==> run C: inputs <==
// top
module top(
    input           clk,
    input           rst,
    input           enable,
    input           mode,
    input           valid, 
    input   [4:0]   id,
    input   [3:0]   gridX,
    input   [3:0]   gridY,
	output 	[11:0]	gray_addr,
	output			gray_ren,
	input	[7:0]	gray_rdata,
    output  [11:0]  lbp_addr,
    output          lbp_wen,
	output			lbp_ren,
    input   [7:0]   lbp_rdata,
	output	[7:0] 	lbp_wdata,
	output	[24:0]	theta,
	output			theta_valid,
	input	[24:0]	cos_data,
	input			cos_valid,
	input	[24:0]	sin_data,
	input			sin_valid,
	output			lbp_finish,
    output  [7:0]   id_addr,
    output  [4:0]   id_wdata,
    output          id_wen,
    output          id_ren,
    input   [4:0]   id_rdata,
    output  [20:0]  hist_addr_train,
    output  [7:0]   hist_wdata_train,
    output          hist_wen_train,
    output          hist_ren_train,
    input   [7:0]   hist_rdata_train,
    output  [13:0]  hist_addr_predict,
    output  [7:0]   hist_wdata_predict,
    output          hist_wen_predict,
    output          hist_ren_predict,
    input   [7:0]   hist_rdata_predict,  
    output          hcu_finish,
    output          done,
    output  [4:0]   label,
    output  [17:0]  minDistance
);
    wire clbp_enable;
    wire [11:0] clbp_lbp_addr;
    wire clbp_lbp_wen;
    wire [7:0] clbp_lbp_wdata;
    wire hcu_enable;
    wire hcu_lbp_ren;
    wire [11:0] hcu_lbp_addr;
    wire [20:0] hcu_hist_addr_train;
    wire hcu_hist_ren_train;
    wire [13:0] hcu_hist_addr_predict;
    wire hcu_hist_ren_predict;
    wire [3:0] gridX_o;
    wire [3:0] gridY_o;
    wire dcu_enable;
  ...
make LEC_CHECK=0 ABC_AREA=0 CAP_MARGIN=20 CELL_PAD_IN_SITES_DETAIL_PLACEMENT=0 CORE_ASPECT_RATIO=1.76 CORE_MARGIN=2 CORE_UTILIZATION=47 MAX_ROUTING_LAYER=met4 MIN_ROUTING_LAYER=met2 PLACE_DENSITY_LB_ADDON=0.0 SETUP_SLACK_MARGIN=-0.6 SLEW_MARGIN=20 TNS_END_PERCENT=30 finish   # period 11.8 ns
run.sh (not shown) runs the stock make flow with config.mk's settings and CLKGATE_MAP_FILE=.
==> run Z (differences from run C) <==
==> flow/config.mk (replaced) <==
export PLATFORM = sky130hd
export DESIGN_NAME = top
export DESIGN_NICKNAME = top
export VERILOG_FILES = /design/flow/design.v
export SDC_FILE = /design/flow/constraint.sdc
export NUM_CORES = 4
export LEC_CHECK = 0
export ABC_AREA = 1
export CAP_MARGIN = 20
export CORE_MARGIN = 2
export CORE_UTILIZATION = 72
export CTS_CLUSTER_DIAMETER = 375
export SLEW_MARGIN = 20
==> flow/constraint.sdc (replaced) <==
create_clock -name core_clock -period 6.78 [get_ports {clk}]
set_input_delay 1.3560 -clock core_clock [delete_from_list [all_inputs] [get_ports {clk}]]
set_output_delay 1.3560 -clock core_clock [all_outputs]
set_load 0.01 [all_outputs]
==> run K (differences from run C) <==
==> flow/config.mk (replaced) <==
export PLATFORM = sky130hd
export DESIGN_NAME = top
export DESIGN_NICKNAME = top
export VERILOG_FILES = /design/flow/design.v
export SDC_FILE = /design/flow/constraint.sdc
export NUM_CORES = 4
export LEC_CHECK = 0
export CAP_MARGIN = 20
export CORE_MARGIN = 2
export CORE_UTILIZATION = 72
export CTS_CLUSTER_SIZE = 63
export HOLD_SLACK_MARGIN = 0.29
export PLACE_DENSITY_LB_ADDON = 0.0
export SETUP_SLACK_MARGIN = -0.54
export SLEW_MARGIN = 20
==> flow/constraint.sdc (replaced) <==
create_clock -name core_clock -period 6.32 [get_ports {clk}]
set_input_delay 1.2640 -clock core_clock [delete_from_list [all_inputs] [get_ports {clk}]]
set_output_delay 1.2640 -clock core_clock [all_outputs]
set_load 0.01 [all_outputs]
==> run D (differences from run C) <==
==> flow/config.mk (replaced) <==
export PLATFORM = sky130hd
export DESIGN_NAME = top
export DESIGN_NICKNAME = top
export VERILOG_FILES = /design/flow/design.v
export SDC_FILE = /design/flow/constraint.sdc
export NUM_CORES = 4
export LEC_CHECK = 0
export CAP_MARGIN = 20
export CORE_MARGIN = 2
export CORE_UTILIZATION = 66
export SLEW_MARGIN = 20
==> flow/constraint.sdc (replaced) <==
create_clock -name core_clock -period 9.82 [get_ports {clk}]
set_input_delay 1.9640 -clock core_clock [delete_from_list [all_inputs] [get_ports {clk}]]
set_output_delay 1.9640 -clock core_clock [all_outputs]
set_load 0.01 [all_outputs]
==> summary of the runs <==
Run K finished but fails on negative setup slack. Run C finished clean. Run Z stopped in global routing. Run D completed with no timing, DRC or antenna violations. In sequential cell count, run C and run K do not differ. In synthesized cell count, run D and run C do not differ. Setup slack: run C > run D > run K. Of run C and run K, run C has the higher wire length (gap 12%, measured against run K). Register-to-register slack: run K < run D < run C. Clock skew, highest first: run D, run K, run C.

==> branch onyx <==
Starting RTL as in the previous note.
==> flow/config.mk <==
export PLATFORM = sky130hd
export DESIGN_NAME = top
export DESIGN_NICKNAME = top
export VERILOG_FILES = /design/flow/design.v
export SDC_FILE = /design/flow/constraint.sdc
export NUM_CORES = 4
export LEC_CHECK = 0
export ABC_AREA = 1
export CAP_MARGIN = 20
export CORE_MARGIN = 2
export CORE_UTILIZATION = 72
export CTS_CLUSTER_DIAMETER = 340
export CTS_CLUSTER_SIZE = 33
export MAX_ROUTING_LAYER = met4
export PLACE_DENSITY_LB_ADDON = 0.19
export SETUP_SLACK_MARGIN = 0.74
export SLEW_MARGIN = 20
==> flow/constraint.sdc <==
create_clock -name core_clock -period 6.85 [get_ports {clk}]
set_input_delay 1.3700 -clock core_clock [delete_from_list [all_inputs] [get_ports {clk}]]
set_output_delay 1.3700 -clock core_clock [all_outputs]
set_load 0.01 [all_outputs]
==> inputs of branch quartz, as changes to branch onyx <==
Settings changed: ABC_AREA 1 to unset, CTS_CLUSTER_DIAMETER 340 to unset, CTS_CLUSTER_SIZE 33 to unset, MAX_ROUTING_LAYER met4 to unset, PLACE_DENSITY_LB_ADDON 0.19 to 0.0, SETUP_SLACK_MARGIN 0.74 to 1.2.
==> flow/constraint.sdc (replaced) <==
create_clock -name core_clock -period 6.14 [get_ports {clk}]
set_input_delay 1.2280 -clock core_clock [delete_from_list [all_inputs] [get_ports {clk}]]
set_output_delay 1.2280 -clock core_clock [all_outputs]
set_load 0.01 [all_outputs]
==> inputs of branch nickel, as changes to branch onyx <==
Settings changed: ABC_AREA 1 to unset, CELL_PAD_IN_SITES_DETAIL_PLACEMENT set to 2, CELL_PAD_IN_SITES_GLOBAL_PLACEMENT set to 2, CORE_MARGIN 2 to 10, CTS_CLUSTER_DIAMETER 340 to unset, CTS_CLUSTER_SIZE 33 to 47, HOLD_SLACK_MARGIN set to -0.1, MAX_ROUTING_LAYER met4 to unset, PLACE_DENSITY set to 0.84, PLACE_DENSITY_LB_ADDON 0.19 to unset, SETUP_SLACK_MARGIN 0.74 to 1.7, TNS_END_PERCENT set to 60.
==> flow/constraint.sdc (replaced) <==
create_clock -name core_clock -period 6.53 [get_ports {clk}]
set_input_delay 1.3060 -clock core_clock [delete_from_list [all_inputs] [get_ports {clk}]]
set_output_delay 1.3060 -clock core_clock [all_outputs]
set_load 0.01 [all_outputs]
==> results <==
	branch nickel	branch onyx	branch quartz
Result of the run	aborted with a tool error	aborted with a tool error	failed layout checks
Stage where the flow stopped	global placement without I/O	global routing	-
Layout check failures	-	-	negative setup slack
Initial standard-cell utilization of the core	72.21%	72.66%	72.29%
Post-place instance area	-	132,800 um2	125,500 um2
Placed instance count	-	18,120	15,410
Post-placement setup slack	-	-1.686 ns	-3.152 ns
Clock root cell	-	clkbuf_16	clkbuf_16
Post-synthesis instance total	12,670	14,940	12,670
Clock buffer count from CTS	-	19	58
Clock tree sinks	-	492	492
Post-synthesis compound-gate area fraction	7.383%	7.580%	7.383%
Number of hold buffers added after cts	-	0	0
Cell Type Count	84	83	84
Simple-gate portion of the synthesized area	15.79%	18.14%	15.79%
Maximum clock insertion buffer count	-	3	3
Multiplexer fraction of the synthesized cell area	0.8506%	0.08025%	0.8506%
Y dimension of the die	415.3 um	407 um	399.3 um
Top-area cell share	38.16%	36.72%	38.16%
Number of levels in the clock H-tree	-	1	2
Number of buffers added on ports	-	245	245
Cell count listed in synth_stat.txt	12,670	14,940	12,670
# Post-CTS Setup Buffers	-	223	95
Area reported by Yosys stat	112,500 um2	116,900 um2	112,500 um2
Boundary pin count	-	264	264

==> inputs of v16 <==
Starting RTL as in the previous note.
Design top, start of the top module:
module top(
    input           clk,
    input           rst,
    input           enable,
    input           mode,
    input           valid, 
    input   [4:0]   id,
    input   [3:0]   gridX,
    input   [3:0]   gridY,
	output 	[11:0]	gray_addr,
	output			gray_ren,
	input	[7:0]	gray_rdata,
    output  [11:0]  lbp_addr,
    output          lbp_wen,
	output			lbp_ren,
    input   [7:0]   lbp_rdata,
	output	[7:0] 	lbp_wdata,
	output	[24:0]	theta,
	output			theta_valid,
	input	[24:0]	cos_data,
	input			cos_valid,
	input	[24:0]	sin_data,
	input			sin_valid,
	output			lbp_finish,
    output  [7:0]   id_addr,
    output  [4:0]   id_wdata,
    output          id_wen,
    output          id_ren,
    input   [4:0]   id_rdata,
    output  [20:0]  hist_addr_train,
    output  [7:0]   hist_wdata_train,
    output          hist_wen_train,
    output          hist_ren_train,
    input   [7:0]   hist_rdata_train,
    output  [13:0]  hist_addr_predict,
    output  [7:0]   hist_wdata_predict,
    output          hist_wen_predict,
    output          hist_ren_predict,
    input   [7:0]   hist_rdata_predict,  
    output          hcu_finish,
    output          done,
    output  [4:0]   label,
    output  [17:0]  minDistance
);
clock: 10.2 ns
lec_check: 0
cap_margin: 20
core_aspect_ratio: 0.5
core_margin: 2
core_utilization: 72
cts_cluster_size: 33
max_routing_layer: met4
place_density: 0.64
setup_slack_margin: 2.46
slew_margin: 20
==> inputs of v35, as changes to v16 <==
==> flow/config.mk (replaced) <==
export PLATFORM = sky130hd
export DESIGN_NAME = top
export DESIGN_NICKNAME = top
export VERILOG_FILES = /design/flow/design.v
export SDC_FILE = /design/flow/constraint.sdc
export NUM_CORES = 4
export LEC_CHECK = 0
export ABC_AREA = 1
export CAP_MARGIN = 20
export CELL_PAD_IN_SITES_GLOBAL_PLACEMENT = 2
export CORE_ASPECT_RATIO = 1.14
export CORE_MARGIN = 2
export CORE_UTILIZATION = 40
export CTS_CLUSTER_DIAMETER = 350
export GPL_ROUTABILITY_DRIVEN = 1
export MAX_ROUTING_LAYER = met4
export MIN_ROUTING_LAYER = met1
export SLEW_MARGIN = 10
export TNS_END_PERCENT = 50
==> flow/constraint.sdc (replaced) <==
create_clock -name core_clock -period 17.7 [get_ports {clk}]
set_input_delay 3.5400 -clock core_clock [delete_from_list [all_inputs] [get_ports {clk}]]
set_output_delay 3.5400 -clock core_clock [all_outputs]
set_load 0.01 [all_outputs]
==> inputs of v4, as changes to v16 <==
--- a/flow/config.mk
+++ b/flow/config.mk
@@ -6,11 +6,9 @@
 export NUM_CORES = 4
 export LEC_CHECK = 0
 export CAP_MARGIN = 20
-export CORE_ASPECT_RATIO = 0.5
 export CORE_MARGIN = 2
 export CORE_UTILIZATION = 72
 export CTS_CLUSTER_SIZE = 33
 export MAX_ROUTING_LAYER = met4
 export PLACE_DENSITY = 0.64
-export SETUP_SLACK_MARGIN = 2.46
 export SLEW_MARGIN = 20
==> flow_results.org <==
#+TITLE: Implementation results

** Timing
- Headroom to the max-slew limit came out at 13.7%.
- Across the routed clock network, the largest skew measured is 0.0851 ns.

** Drt
- After detailed routing, the number of vias per cell comes to 6.15.
- The routed wirelength on the met1 layer is recorded as 122000 um.

** Synthesis
- Summed over its instances, the top area cell type makes up 38.2% of the synthesized netlist area.

** Outcome
- The flow ran to the end and the layout has no timing, DRC or antenna violations.
Source of the figures above: v16

==> flow_results.org <==
#+TITLE: Implementation results

** Outcome
- Status :: complete, no violations

** Timing
- Final setup skew :: 0.0771 ns

** Drt
- Via/cell ratio :: 5.24
- Total routed wire length on the met1 layer :: 186000 um

** Critical path
- The data arrival time reported for the critical path is 11.36 ns.
- CP bufs+invs :: 14
- Highest fanout seen on the critical path :: 30

** Synthesis
- Area share of the leading cell type in the synthesized netlist :: 36.7%
- Counting every instance in the synthesized netlist gives 14900.
- After synthesis, the netlist uses 83 different library cells.
- Top cells by area :: fa_1 37%, inv_1 12%, nand2_1 11%, ha_1 9.7%, dfrtp_1 5.9%

** Floorplan
- Total Die Area :: 297000 um^2
Source of the figures above: v35

==> flow_results.org <==
#+TITLE: Implementation results

** Outcome
- The run finished with no timing, DRC or antenna violations.

** Cells and area
- Flop share of the area :: 11.1%

** Worst hold path
- The report gives the cell count of the worst hold path as 0.

** Power
- Net switching power figure :: 0.00541 W
- Power attributed to combinational cells is 0.00780 W.

** Synthesis
- Number of instances in the synthesized netlist :: 12700
- The synthesized design devotes to its leading area cell type 38.2% of total area.

** Drt
- Using the TritonRoute via totals, the vias-per-cell ratio works out to 6.09.

** Global routing
- The number of antenna violations at the first check in global routing is 18.

** Timing
- Final setup skew :: 0.0436 ns
- Max-slew headroom at the worst pin :: 19.1%
Source of the figures above: v4


==> tundra <==
Starting RTL as in the previous note.
// top
module top(
    input           clk,
    input           rst,
    input           enable,
    input           mode,
    input           valid, 
    input   [4:0]   id,
    input   [3:0]   gridX,
    input   [3:0]   gridY,
	output 	[11:0]	gray_addr,
	output			gray_ren,
	input	[7:0]	gray_rdata,
    output  [11:0]  lbp_addr,
    output          lbp_wen,
	output			lbp_ren,
    input   [7:0]   lbp_rdata,
	output	[7:0] 	lbp_wdata,
	output	[24:0]	theta,
	output			theta_valid,
	input	[24:0]	cos_data,
	input			cos_valid,
	input	[24:0]	sin_data,
	input			sin_valid,
	output			lbp_finish,
    output  [7:0]   id_addr,
    output  [4:0]   id_wdata,
    output          id_wen,
    output          id_ren,
    input   [4:0]   id_rdata,
    output  [20:0]  hist_addr_train,
    output  [7:0]   hist_wdata_train,
    output          hist_wen_train,
    output          hist_ren_train,
    input   [7:0]   hist_rdata_train,
    output  [13:0]  hist_addr_predict,
    output  [7:0]   hist_wdata_predict,
    output          hist_wen_predict,
    output          hist_ren_predict,
    input   [7:0]   hist_rdata_predict,  
    output          hcu_finish,
    output          done,
    output  [4:0]   label,
    output  [17:0]  minDistance
);
    wire clbp_enable;
    wire [11:0] clbp_lbp_addr;
    wire clbp_lbp_wen;
    wire [7:0] clbp_lbp_wdata;
    wire hcu_enable;
    wire hcu_lbp_ren;
    wire [11:0] hcu_lbp_addr;
    wire [20:0] hcu_hist_addr_train;
    wire hcu_hist_ren_train;
    wire [13:0] hcu_hist_addr_predict;
    wire hcu_hist_ren_predict;
    wire [3:0] gridX_o;
    wire [3:0] gridY_o;
  ...
clock: 7.98 ns
lec_check: 0
cap_margin: 15
cell_pad_in_sites_detail_placement: 0
cell_pad_in_sites_global_placement: 0
core_margin: 2
core_utilization: 72
cts_cluster_diameter: 114
cts_cluster_size: 14
hold_slack_margin: -0.08
max_routing_layer: met5
setup_slack_margin: 1.42
slew_margin: 20
tns_end_percent: 40
==> amber (differences from tundra) <==
Settings changed: CAP_MARGIN 15 to 20, CELL_PAD_IN_SITES_DETAIL_PLACEMENT 0 to default, CELL_PAD_IN_SITES_GLOBAL_PLACEMENT 0 to default, CORE_UTILIZATION 72 to 70, CTS_CLUSTER_DIAMETER 114 to default, CTS_CLUSTER_SIZE 14 to default, HOLD_SLACK_MARGIN -0.08 to default, MAX_ROUTING_LAYER met5 to default, SETUP_SLACK_MARGIN 1.42 to 1.2, TNS_END_PERCENT 40 to default.
==> flow/constraint.sdc (replaced) <==
create_clock -name core_clock -period 9.25 [get_ports {clk}]
set_input_delay 1.8500 -clock core_clock [delete_from_list [all_inputs] [get_ports {clk}]]
set_output_delay 1.8500 -clock core_clock [all_outputs]
set_load 0.01 [all_outputs]
==> notes <==
tundra produced a layout that fails on setup timing. amber finished but fails on setup timing. Non-clock buffer count: amber is lower than tundra (284). Against tundra, the global-route usage of amber is lower by 2.5 points. Against tundra, the clock-buffer cell count of amber is higher by 15. Between tundra and amber, the lower critical path depth is in tundra (gap 1). Against amber, the power of tundra is higher by 20%. In amber the setup slack is higher than in tundra, by 1200 ps. Against tundra, the die area of amber is larger by about 2.8%. Between amber and tundra, the lower sequential share of layout area is in tundra (gap 0.081 points).
Power is estimated from default activity; no workload was simulated.
